==> run a <==
==> flow/design.v <==
module reflex_core (
    input wire clk,                   
    input wire rst_n,                 
    input wire signed [15:0] z_pos,   
    input wire signed [15:0] z_vel,   
    input wire signed [15:0] kp_gain,
    input wire signed [15:0] kd_gain,
    input wire signed [15:0] vel_threshold,  
    output reg signed [15:0] u_out,   
    output reg guardian_active        
);
    reg signed [31:0] p_term;
    reg signed [31:0] d_term;
    reg signed [31:0] raw_sum;
    localparam signed [15:0] MAX_OUT = 16'd2000;   
    localparam signed [15:0] MIN_OUT = -16'd2000;  
    always @(posedge clk or negedge rst_n) begin
        if (!rst_n) begin
            u_out <= 16'd0;
            guardian_active <= 1'b0;
            p_term <= 32'd0;
            d_term <= 32'd0;
        end else begin
            if (($signed(z_vel) > $signed(vel_threshold)) || 
                ($signed(z_vel) < -$signed(vel_threshold))) begin
                guardian_active <= 1'b1;
                d_term <= z_vel * (kd_gain <<< 1); 
            end else begin
                guardian_active <= 1'b0;
                d_term <= z_vel * kd_gain;
            end
            p_term <= z_pos * kp_gain;  
            raw_sum = -(p_term + d_term); 
            if (raw_sum > MAX_OUT) 
                u_out <= MAX_OUT;
            else if (raw_sum < MIN_OUT) 
                u_out <= MIN_OUT;
            else
                u_out <= raw_sum[15:0];  
        end
    end
endmodule
==> flow/run.sh <==
#!/bin/bash
# the make line also repeats each setting of config.mk as NAME=value (left out here)
make -C /OpenROAD-flow-scripts/flow DESIGN_CONFIG=/design/flow/config.mk WORK_HOME=/design/flow/orfs CLKGATE_MAP_FILE= finish
==> flow/config.mk <==
export PLATFORM = sky130hd
export DESIGN_NAME = reflex_core
export DESIGN_NICKNAME = reflex_core
export VERILOG_FILES = /design/flow/design.v
export SDC_FILE = /design/flow/constraint.sdc
export NUM_CORES = 4
export LEC_CHECK = 0
export ABC_AREA = 0
export CAP_MARGIN = 20
export CORE_ASPECT_RATIO = 1.78
export CORE_MARGIN = 2
export CORE_UTILIZATION = 72
export CTS_CLUSTER_DIAMETER = 233
export HOLD_SLACK_MARGIN = 0.15
export MAX_ROUTING_LAYER = met4
export MIN_ROUTING_LAYER = met1
export PLACE_DENSITY_LB_ADDON = 0.0
export SETUP_SLACK_MARGIN = 1.3
export SLEW_MARGIN = 20
==> flow/constraint.sdc <==
create_clock -name core_clock -period 4.52 [get_ports {clk}]
set_input_delay 0.9040 -clock core_clock [delete_from_list [all_inputs] [get_ports {clk}]]
set_output_delay 0.9040 -clock core_clock [all_outputs]
set_load 0.01 [all_outputs]
==> run b: changes against run a <==
==> flow/config.mk (replaced) <==
export PLATFORM = sky130hd
export DESIGN_NAME = reflex_core
export DESIGN_NICKNAME = reflex_core
export VERILOG_FILES = /design/flow/design.v
export SDC_FILE = /design/flow/constraint.sdc
export NUM_CORES = 4
export LEC_CHECK = 0
export CAP_MARGIN = 20
export CORE_MARGIN = 2
export CORE_UTILIZATION = 72
export CTS_CLUSTER_SIZE = 14
export PLACE_DENSITY_LB_ADDON = 0.24
export SLEW_MARGIN = 20
==> flow/constraint.sdc (replaced) <==
create_clock -name core_clock -period 6.32 [get_ports {clk}]
set_input_delay 1.2640 -clock core_clock [delete_from_list [all_inputs] [get_ports {clk}]]
set_output_delay 1.2640 -clock core_clock [all_outputs]
set_load 0.01 [all_outputs]
==> run c: changes against run a <==
==> flow/config.mk (replaced) <==
export PLATFORM = sky130hd
export DESIGN_NAME = reflex_core
export DESIGN_NICKNAME = reflex_core
export VERILOG_FILES = /design/flow/design.v
export SDC_FILE = /design/flow/constraint.sdc
export NUM_CORES = 4
export LEC_CHECK = 0
export CAP_MARGIN = 20
export CORE_MARGIN = 2
export CORE_UTILIZATION = 72
export CTS_CLUSTER_DIAMETER = 395
export PLACE_DENSITY = 0.36
export SETUP_SLACK_MARGIN = -0.39
export SLEW_MARGIN = 20
==> flow/constraint.sdc (replaced) <==
create_clock -name core_clock -period 6.47 [get_ports {clk}]
set_input_delay 1.2940 -clock core_clock [delete_from_list [all_inputs] [get_ports {clk}]]
set_output_delay 1.2940 -clock core_clock [all_outputs]
set_load 0.01 [all_outputs]
==> comparison table <==
Status: run a aborted with a tool error; run b finished with violations; run c finished with violations
Last stage reached: run a global routing (5_1_grt); run b -; run c -
Reasons for failing layout checks: run a -; run b setup timing; run c setup timing
Final Wtd Congestion: run a 0.961; run b 0.946; run c 0.974
End point of the most critical hold path: run a -; run b u_out[0]$_DFF_PN0_; run c u_out[0]$_DFF_PN0_
Flop Count: run a -; run b 81; run c 81
Critical-path cell with the highest stage delay: run a -; run b fa_1; run c fa_1
Critical Path Source: run a -; run b z_vel[7]; run c kd_gain[2]
Layout area overhead: run a -; run b 27.4%; run c 19.5%
Final net count: run a -; run b 4,210; run c 4,120
Non-filler instance count after layout: run a -; run b 3,820; run c 3,722
Min-Delay Path Depth: run a -; run b 3; run c 3
Standard cell area after detailed placement: run a 31,000 um^2; run b 30,200 um^2; run c 30,000 um^2

==> run G <==
Starts from the design.v that is shown in full above.
make LEC_CHECK=0 CAP_MARGIN=20 CORE_MARGIN=2 CORE_UTILIZATION=65 SETUP_SLACK_MARGIN=-0.38 SLEW_MARGIN=20 finish   # period 3.72 ns
run.sh (not shown) runs the stock make flow with config.mk's settings and CLKGATE_MAP_FILE=.
==> run Y (differences from run G) <==
- CORE_UTILIZATION: 65 -> 48
- CTS_CLUSTER_SIZE: default -> 21
- GPL_ROUTABILITY_DRIVEN: default -> 0
- PLACE_DENSITY: default -> 0.64
- SETUP_SLACK_MARGIN: -0.38 -> 0.71
- TNS_END_PERCENT: default -> 20
==> flow/constraint.sdc (replaced) <==
create_clock -name core_clock -period 8.0 [get_ports {clk}]
set_input_delay 1.6000 -clock core_clock [delete_from_list [all_inputs] [get_ports {clk}]]
set_output_delay 1.6000 -clock core_clock [all_outputs]
set_load 0.01 [all_outputs]
==> run K (differences from run G) <==
- CORE_UTILIZATION: 65 -> 71
- CTS_CLUSTER_SIZE: default -> 34
- HOLD_SLACK_MARGIN: default -> -0.09
- SETUP_SLACK_MARGIN: -0.38 -> 1.83
==> flow/constraint.sdc (replaced) <==
create_clock -name core_clock -period 6.25 [get_ports {clk}]
set_input_delay 1.2500 -clock core_clock [delete_from_list [all_inputs] [get_ports {clk}]]
set_output_delay 1.2500 -clock core_clock [all_outputs]
set_load 0.01 [all_outputs]
==> run H (differences from run G) <==
- CORE_UTILIZATION: 65 -> 68
- CTS_CLUSTER_SIZE: default -> 99
- PLACE_DENSITY: default -> 0.41
- SETUP_SLACK_MARGIN: -0.38 -> default
==> flow/constraint.sdc (replaced) <==
create_clock -name core_clock -period 6.72 [get_ports {clk}]
set_input_delay 1.3440 -clock core_clock [delete_from_list [all_inputs] [get_ports {clk}]]
set_output_delay 1.3440 -clock core_clock [all_outputs]
set_load 0.01 [all_outputs]
==> impl_metrics.toml <==
# implementation run metrics
[outcome]
status = "complete, but fails checks"
violations = "setup timing"

[sta]
setup_ws_ns = -0.288
holdWs_ns = 0.775
clock.fmax_ghz = 0.143
setup_viol = 13

[setup_path]
cp.depth = 25
path_class = "input port to register"

[route]
wl_met1_microns = 28800
first_pass_iters = 5
wl_per_cell_microns = 20.0

[die]
die_y_microns = 199
The numbers above come from run H.

==> impl_metrics.toml <==
# implementation run metrics
[route]
first_pass_iters = 5
wl_per_cell_microns = 17.6
wl_met1_microns = 28200

[outcome]
violations = "setup timing"
status = "complete, but fails checks"

[sta]
setup_ws_ns = -2.58
clock.fmax_ghz = 0.159
setup_viol = 74

[grt]
grt.met1_usage = 0.454

[clocking]
cts_resized = 534

[die]
die_y_microns = 204

[setup_path]
cp.depth = 23
The numbers above come from run G.

==> impl_metrics.toml <==
# implementation run metrics
[outcome]
status = "finished clean"

[route]
wl_per_cell_microns = 16.4
wl_met1_microns = 27300

[setup_path]
path_class = "input port to register"
cp.depth = 25

[synthesis]
synth-edff-count = 0

[sta]
holdWs_ns = 0.750
setup_viol = 0
setup_ws_ns = 0.799
clock.fmax_ghz = 0.139
The numbers above come from run Y.

==> impl_metrics.toml <==
# flow metrics
[synthesis]
synth_stat.cells = 2869
simple_gate_share = 0.150
netlist_area_sq_um = 25900
synth-async-reset-ratio = 1.00
mux_share = 0.00754

[outcome]
stop_error = "[ERROR GRT-0232] Routing congestion too high. Check the congestion heatmap in the GUI."
failing_step = "global routing"
status = "aborted with a tool error"

[clocking]
clock-sinks = 81
cts_buffers = 9

[die]
die_y_microns = 195
fp.dieW_microns = 195
The numbers above come from run K.

